==> exp/fjord: inputs <==
==> flow/design.v <==
module life16(
    input clk,
    input load,
    input [255:0] data,
    output reg [255:0] q);
reg [3:0] sum;    
always @(posedge clk) begin
    if (load) begin q <= data; end
    else begin
        for (integer count = 0 ; count < 256 ; count++) begin
        if (count == 0) begin
            sum = q[1] + q[15] + q[16] + q[17] + q[31] + q[240] + q[241] +  q[255]; 
        end else if (count == 15) begin
            sum = q[14] + q[16] + q[0] + q[31] + q[240] + q[254] + q[30]  + q[255];
        end else if (count == 240) begin
            sum = q[0] + q[1] + q[15] + q[239] + q[241] + q[224] + q[225] + q[255];
        end else if (count == 255) begin
            sum = q[0] + q[14] +  q[15] + q[224] + q[238] + q[240] + q[239] + q[254];
        end else if (count > 0 && count < 15) begin
            sum = q[count -1] + q[count +1] + q[count +16] + q[count +15] + q[count +17] + q[count + 240] + q[count +239] + q[count +241];
        end else if (count % 16 == 0) begin 
            sum = q[count -1] + q[count +1] + q[count +15] + q[count +16] + q[count +17] + q[count -15] + q[count -16] + q[count +31];
        end else if (count % 16 == 15)  begin
            sum = q[count -1] + q[count +1] + q[count +15] + q[count -15]  + q[count +16] + q[count -16] + q[count -17]  + q[count -31];
        end else if (count > 240 && count < 255) begin
            sum = q[count -1] + q[count +1] + q[count - 15] + q[count - 16] + q[count - 17] + q[count - 240] + q[count - 241] + q[count - 239];
        end else begin
            sum = q[count -1] + q[count +1] + q[count -15] + q[count -16]  + q[count -17] + q[count +15] + q[count +16] + q[count +17];
        end
        if ((sum == 0 || sum == 1) || (sum >= 4)) begin
         	q[count] <= 0;
    	end else if (sum == 3) begin
         	q[count] <= 1;
    	end
    end
    end
end
endmodule
==> flow/run.sh <==
#!/bin/bash
# the make line also repeats each setting of config.mk as NAME=value (left out here)
make -C /OpenROAD-flow-scripts/flow DESIGN_CONFIG=/design/flow/config.mk WORK_HOME=/design/flow/orfs CLKGATE_MAP_FILE= finish
==> flow/config.mk <==
export PLATFORM = sky130hd
export DESIGN_NAME = life16
export DESIGN_NICKNAME = life16
export VERILOG_FILES = /design/flow/design.v
export SDC_FILE = /design/flow/constraint.sdc
export NUM_CORES = 4
export LEC_CHECK = 0
export CAP_MARGIN = 35
export CELL_PAD_IN_SITES_GLOBAL_PLACEMENT = 0
export CORE_MARGIN = 2
export CORE_UTILIZATION = 72
export CTS_CLUSTER_SIZE = 81
export GPL_TIMING_DRIVEN = 1
export PLACE_DENSITY = 0.66
export SETUP_SLACK_MARGIN = 1.01
export SLEW_MARGIN = 0
==> flow/constraint.sdc <==
create_clock -name core_clock -period 1.73 [get_ports {clk}]
set_input_delay 0.3460 -clock core_clock [delete_from_list [all_inputs] [get_ports {clk}]]
set_output_delay 0.3460 -clock core_clock [all_outputs]
set_load 0.01 [all_outputs]
==> exp/yarrow (differences from exp/fjord) <==
ABC_AREA = 1   (was default)
CAP_MARGIN = 10   (was 35)
CELL_PAD_IN_SITES_GLOBAL_PLACEMENT = default   (was 0)
CTS_CLUSTER_SIZE = default   (was 81)
GPL_TIMING_DRIVEN = default   (was 1)
PLACE_DENSITY = default   (was 0.66)
SETUP_SLACK_MARGIN = 0.65   (was 1.01)
SLEW_MARGIN = 20   (was 0)
TNS_END_PERCENT = 5   (was default)
==> flow/constraint.sdc (replaced) <==
create_clock -name core_clock -period 2.52 [get_ports {clk}]
set_input_delay 0.5040 -clock core_clock [delete_from_list [all_inputs] [get_ports {clk}]]
set_output_delay 0.5040 -clock core_clock [all_outputs]
set_load 0.01 [all_outputs]
==> exp/umber (differences from exp/fjord) <==
CAP_MARGIN = 15   (was 35)
CELL_PAD_IN_SITES_GLOBAL_PLACEMENT = default   (was 0)
CORE_UTILIZATION = 70   (was 72)
CTS_CLUSTER_SIZE = 24   (was 81)
GPL_TIMING_DRIVEN = default   (was 1)
HOLD_SLACK_MARGIN = -0.09   (was default)
MAX_ROUTING_LAYER = met4   (was default)
PLACE_DENSITY = default   (was 0.66)
SETUP_SLACK_MARGIN = default   (was 1.01)
SLEW_MARGIN = 20   (was 0)
==> flow/constraint.sdc (replaced) <==
create_clock -name core_clock -period 3.75 [get_ports {clk}]
set_input_delay 0.7500 -clock core_clock [delete_from_list [all_inputs] [get_ports {clk}]]
set_output_delay 0.7500 -clock core_clock [all_outputs]
set_load 0.01 [all_outputs]
==> exp/harbor (differences from exp/fjord) <==
CAP_MARGIN = 25   (was 35)
CELL_PAD_IN_SITES_GLOBAL_PLACEMENT = 2   (was 0)
CORE_ASPECT_RATIO = 1.7   (was default)
CORE_UTILIZATION = 55   (was 72)
CTS_CLUSTER_SIZE = 87   (was 81)
GPL_ROUTABILITY_DRIVEN = 0   (was default)
HOLD_SLACK_MARGIN = 0.15   (was default)
MAX_ROUTING_LAYER = met4   (was default)
PLACE_DENSITY = default   (was 0.66)
PLACE_DENSITY_LB_ADDON = 0.3   (was default)
SETUP_SLACK_MARGIN = default   (was 1.01)
TNS_END_PERCENT = 85   (was default)
==> flow/constraint.sdc (replaced) <==
create_clock -name core_clock -period 6.25 [get_ports {clk}]
set_input_delay 1.2500 -clock core_clock [delete_from_list [all_inputs] [get_ports {clk}]]
set_output_delay 1.2500 -clock core_clock [all_outputs]
set_load 0.01 [all_outputs]
==> results <==
metric                                                                         exp/fjord                exp/yarrow                   exp/umber        exp/harbor
Outcome                                                           stopped before the end    stopped before the end  complete, but fails checks    finished clean
Last stage reached                                        clock tree synthesis (4_1_cts)  global routing (5_1_grt)                           -                 -
Layout check failures                                                                  -                         -                setup timing                 -
Slack of the critical path                                                             -                         -                   -0.490 ns           1.47 ns
Met2 wire length                                                                       -                         -                     99.6 mm           79.6 mm
Count of H-tree levels built during CTS                                                -                         2                           2                 2
Post-synth top area share                                                          36.2%                     34.9%                       36.2%             36.2%
Number of gates given a new drive strength after cts                                   -                       372                         290                 0
Clock Sinks                                                                            -                       256                         256               256
Clock latency at the later pin of the worst-skew pair                                  -                         -                     0.62 ns           0.60 ns
Vias                                                                                   -                         -                      52,500            40,700
FMAX                                                                                   -                         -                   0.236 GHz         0.209 GHz
Launching point of the worst reg2reg path                                              -                         -             q[64]$_DFFE_PP_  q[208]$_DFFE_PP_
Net count of the mapped netlist                                                    7,736                     9,256                       7,736             7,736
Hold EP                                                                                -                         -             q[92]$_DFFE_PP_  q[121]$_DFFE_PP_
Post-CTS Hold Buffers                                                                  -                         0                           0                 0
Worst Hold Path Cells                                                                  -                         -                           2                 2
Final setup violation count                                                            -                         -                         306                 0
Cell count along the critical path                                                     -                         -                          11                11

---

==> build 50: inputs <==
// life16: RTL as listed in full above, without the edits since
export LEC_CHECK = 0
export ABC_AREA = 1
export CAP_MARGIN = 20
export CORE_MARGIN = 2
export CORE_UTILIZATION = 70
export SETUP_SLACK_MARGIN = 0.01
export SLEW_MARGIN = 20
create_clock -name core_clock -period 2.15 [get_ports {clk}]
run.sh (not shown) runs the stock make flow with config.mk's settings and CLKGATE_MAP_FILE=.
==> trial 56 (differences from build 50) <==
ABC_AREA = default   (was 1)
CAP_MARGIN = 40   (was 20)
CORE_ASPECT_RATIO = 0.5   (was default)
CORE_UTILIZATION = 72   (was 70)
CTS_CLUSTER_DIAMETER = 304   (was default)
CTS_CLUSTER_SIZE = 100   (was default)
PLACE_DENSITY = 0.41   (was default)
SETUP_SLACK_MARGIN = default   (was 0.01)
TNS_END_PERCENT = 10   (was default)
==> flow/constraint.sdc (replaced) <==
create_clock -name core_clock -period 1.85 [get_ports {clk}]
set_input_delay 0.3700 -clock core_clock [delete_from_list [all_inputs] [get_ports {clk}]]
set_output_delay 0.3700 -clock core_clock [all_outputs]
set_load 0.01 [all_outputs]
==> results.yml <==
# physical design summary
outcome:
  so.violations: "setup timing"
  status: "finished with violations"
cells_and_area:
  clkCellAreaFrac_pct: 1.45
  nets: 10900
final_timing:
  fin_ws_ns: -2.38
  finalSetupViolations: 654
detailed_routing:
  routed_wl_um: 226000
# the run above: build 50

==> results.yml <==
# physical design summary
logic_synthesis:
  yosys.area_share.aoi_pct: 2.29
  synth-main-ff-cell: "edfxtp_1"
  synth_seq_share_pct: 13.6
  ys_seq_elements: 256
  top_area_share_pct: 36.2
  synthSimpleGateAreaFrac_pct: 11.8
floorplan:
  die_h_um: 202
place:
  placedCellCount: 8424
  placed_cell_area_um2: 73100
outcome:
  status: "stopped before the end"
  lastStage: "clock tree synthesis"
  error: "[ERROR DPL-0033] detailed placement checks failed during check placement."
# the run above: trial 56


---

==> inputs of 05-07 <==
Starts from the design.v that is shown in full above.
export LEC_CHECK = 0
export CAP_MARGIN = 15
export CORE_MARGIN = 2
export CORE_UTILIZATION = 70
export CTS_CLUSTER_SIZE = 24
export HOLD_SLACK_MARGIN = -0.09
export SETUP_SLACK_MARGIN = -0.31
export SLEW_MARGIN = 20
create_clock -name core_clock -period 3.85 [get_ports {clk}]
==> inputs of 02-03, as changes to 05-07 <==
Settings changed: CAP_MARGIN 15 to 35, CELL_PAD_IN_SITES_GLOBAL_PLACEMENT from default to 0, CORE_UTILIZATION 70 to 69, CTS_CLUSTER_SIZE 24 to 34, GPL_TIMING_DRIVEN from default to 1, HOLD_SLACK_MARGIN -0.09 to default, SETUP_SLACK_MARGIN -0.31 to 1.03, SLEW_MARGIN 20 to 15.
==> flow/constraint.sdc (replaced) <==
create_clock -name core_clock -period 3.53 [get_ports {clk}]
set_input_delay 0.7060 -clock core_clock [delete_from_list [all_inputs] [get_ports {clk}]]
set_output_delay 0.7060 -clock core_clock [all_outputs]
set_load 0.01 [all_outputs]
==> summary of the runs <==
05-07 reached the layout checks and failed them: negative setup slack. 02-03 stopped in global routing (5_1_grt) with GRT-0232. Die area: 02-03 is higher than 05-07 (1.4%). In synthesized cell count, 05-07 and 02-03 do not differ. In synthesized area, 02-03 and 05-07 do not differ.

---

==> nickel <==
Starts from the design.v that is shown in full above.
clock: 5.0 ns
lec_check: 0
abc_area: 1
cap_margin: 20
cell_pad_in_sites_detail_placement: 1
core_aspect_ratio: 1.71
core_margin: 7
core_utilization: 26
cts_cluster_diameter: 334
gpl_timing_driven: 0
hold_slack_margin: 0.27
max_routing_layer: met5
min_routing_layer: met1
setup_slack_margin: -0.07
slew_margin: 15
==> juniper (differences from nickel) <==
- ABC_AREA: 1 -> not set
- CELL_PAD_IN_SITES_DETAIL_PLACEMENT: 1 -> not set
- CORE_ASPECT_RATIO: 1.71 -> not set
- CORE_MARGIN: 7 -> 2
- CORE_UTILIZATION: 26 -> 40
- CTS_CLUSTER_DIAMETER: 334 -> not set
- GPL_TIMING_DRIVEN: 0 -> not set
- HOLD_SLACK_MARGIN: 0.27 -> not set
- MAX_ROUTING_LAYER: met5 -> not set
- MIN_ROUTING_LAYER: met1 -> not set
- SETUP_SLACK_MARGIN: -0.07 -> not set
- SLEW_MARGIN: 15 -> 20
==> onyx (differences from nickel) <==
- ABC_AREA: 1 -> not set
- CAP_MARGIN: 20 -> 35
- CELL_PAD_IN_SITES_DETAIL_PLACEMENT: 1 -> not set
- CELL_PAD_IN_SITES_GLOBAL_PLACEMENT: not set -> 0
- CORE_ASPECT_RATIO: 1.71 -> not set
- CORE_MARGIN: 7 -> 2
- CORE_UTILIZATION: 26 -> 69
- CTS_CLUSTER_DIAMETER: 334 -> not set
- CTS_CLUSTER_SIZE: not set -> 34
- GPL_TIMING_DRIVEN: 0 -> 1
- HOLD_SLACK_MARGIN: 0.27 -> not set
- MAX_ROUTING_LAYER: met5 -> not set
- MIN_ROUTING_LAYER: met1 -> not set
- SETUP_SLACK_MARGIN: -0.07 -> 0.91
==> flow/constraint.sdc (replaced) <==
create_clock -name core_clock -period 3.53 [get_ports {clk}]
set_input_delay 0.7060 -clock core_clock [delete_from_list [all_inputs] [get_ports {clk}]]
set_output_delay 0.7060 -clock core_clock [all_outputs]
set_load 0.01 [all_outputs]
==> lagoon (differences from nickel) <==
- ABC_AREA: 1 -> not set
- CAP_MARGIN: 20 -> 35
- CELL_PAD_IN_SITES_DETAIL_PLACEMENT: 1 -> not set
- CELL_PAD_IN_SITES_GLOBAL_PLACEMENT: not set -> 0
- CORE_ASPECT_RATIO: 1.71 -> not set
- CORE_MARGIN: 7 -> 2
- CORE_UTILIZATION: 26 -> 66
- CTS_CLUSTER_DIAMETER: 334 -> not set
- CTS_CLUSTER_SIZE: not set -> 34
- GPL_TIMING_DRIVEN: 0 -> 1
- HOLD_SLACK_MARGIN: 0.27 -> not set
- MAX_ROUTING_LAYER: met5 -> not set
- MIN_ROUTING_LAYER: met1 -> not set
- SETUP_SLACK_MARGIN: -0.07 -> -0.21
==> flow/constraint.sdc (replaced) <==
create_clock -name core_clock -period 3.53 [get_ports {clk}]
set_input_delay 0.7060 -clock core_clock [delete_from_list [all_inputs] [get_ports {clk}]]
set_output_delay 0.7060 -clock core_clock [all_outputs]
set_load 0.01 [all_outputs]
==> run notes <==
* filler cell count in the final layout: 27,173
* number of standard cells in the layout, taps in and fillers out: 10,773
* worst relative slew slack: 0.246
* cell count after placement: 10,696
* overall routing resource usage: 0.193
* status: no timing/DRC/antenna violations
* simple-gate share of the synthesized area: 0.186
* Fmax achieved: 236 MHz
* global-route wire length before repair: 346,000 um
-- figures above: nickel

==> run notes <==
* status: did not finish
* Stopped at: 5_1_grt
* error that halted the flow: [ERROR GRT-0232] Routing congestion too high. Check the congestion heatmap in the GUI.
* Synth Area per Inst: 9.95 sq um
* simple-gate share of the synthesized area: 0.118
* cell count after placement: 7,987
* overall routing resource usage: 0.838
* list of most frequent post-synthesis cells: 2,047 x sky130_fd_sc_hd__inv_1, 1,023 x sky130_fd_sc_hd__fa_1, 768 x sky130_fd_sc_hd__ha_1
* maximum clock insertion buffer count: 3
-- figures above: onyx

==> run notes <==
* status: no timing/DRC/antenna violations
* Fmax achieved: 229 MHz
* overall routing resource usage: 0.232
* global-route wire length before repair: 256,000 um
* simple-gate share of the synthesized area: 0.118
* cell count after placement: 8,161
-- figures above: juniper

==> run notes <==
* least setup slack across all paths after layout: -0.595 ns
* status: failed layout checks
* global-route wire length before repair: 263,000 um
* layout check fault list: setup timing
* cell count after placement: 8,100
* overall routing resource usage: 0.384
* final number of setup-violating endpoints: 467
-- figures above: lagoon


---

==> trial 49: inputs <==
RTL: the design.v shown in full above, as it stands there.
make LEC_CHECK=0 CAP_MARGIN=0 CELL_PAD_IN_SITES_DETAIL_PLACEMENT=1 CORE_MARGIN=6 CORE_UTILIZATION=26 CTS_CLUSTER_DIAMETER=334 GPL_TIMING_DRIVEN=0 MAX_ROUTING_LAYER=met4 MIN_ROUTING_LAYER=met2 SETUP_SLACK_MARGIN=-0.07 SLEW_MARGIN=20 finish   # period 5.0 ns
==> trial 93: changes against trial 49 <==
- CAP_MARGIN: 0 -> 20
- CELL_PAD_IN_SITES_DETAIL_PLACEMENT: 1 -> not set
- CORE_MARGIN: 6 -> 2
- CORE_UTILIZATION: 26 -> 47
- CTS_CLUSTER_DIAMETER: 334 -> not set
- GPL_TIMING_DRIVEN: 0 -> not set
- MAX_ROUTING_LAYER: met4 -> not set
- MIN_ROUTING_LAYER: met2 -> not set
- SETUP_SLACK_MARGIN: -0.07 -> not set
==> flow/constraint.sdc (replaced) <==
create_clock -name core_clock -period 4.43 [get_ports {clk}]
set_input_delay 0.8860 -clock core_clock [delete_from_list [all_inputs] [get_ports {clk}]]
set_output_delay 0.8860 -clock core_clock [all_outputs]
set_load 0.01 [all_outputs]
==> comparison table <==
|  | trial 93 | trial 49 |
|---|---|---|
| Result of the run | no timing/DRC/antenna violations | no timing/DRC/antenna violations |
| Global placer's final weighted congestion | 0.901 | 0.948 |
| Chip Footprint | 123000 um^2 | 229000 um^2 |
| Antenna violations before repair | 2 | 0 |
| Standard cell core area | 120000 um^2 | 215000 um^2 |
| Number of clock buffer instances in the layout | 60 | 62 |
| Standard cell with the maximum stage delay on the critical path | sky130_fd_sc_hd__fa_1 | sky130_fd_sc_hd__edfxtp_1 |
| Hold WS | 0.731 ns | 0.737 ns |
| Beginning of the critical path | q[17]$_DFFE_PP_ | q[125]$_DFFE_PP_ |
| WL met3 | 7770 um | 96400 um |
| Number of rows created at floorplan | 127 | 170 |
| Clk latency late pin | 0.62 ns | 0.67 ns |
| Portion of the layout cell area used by clock cells | 1.89% | 1.95% |
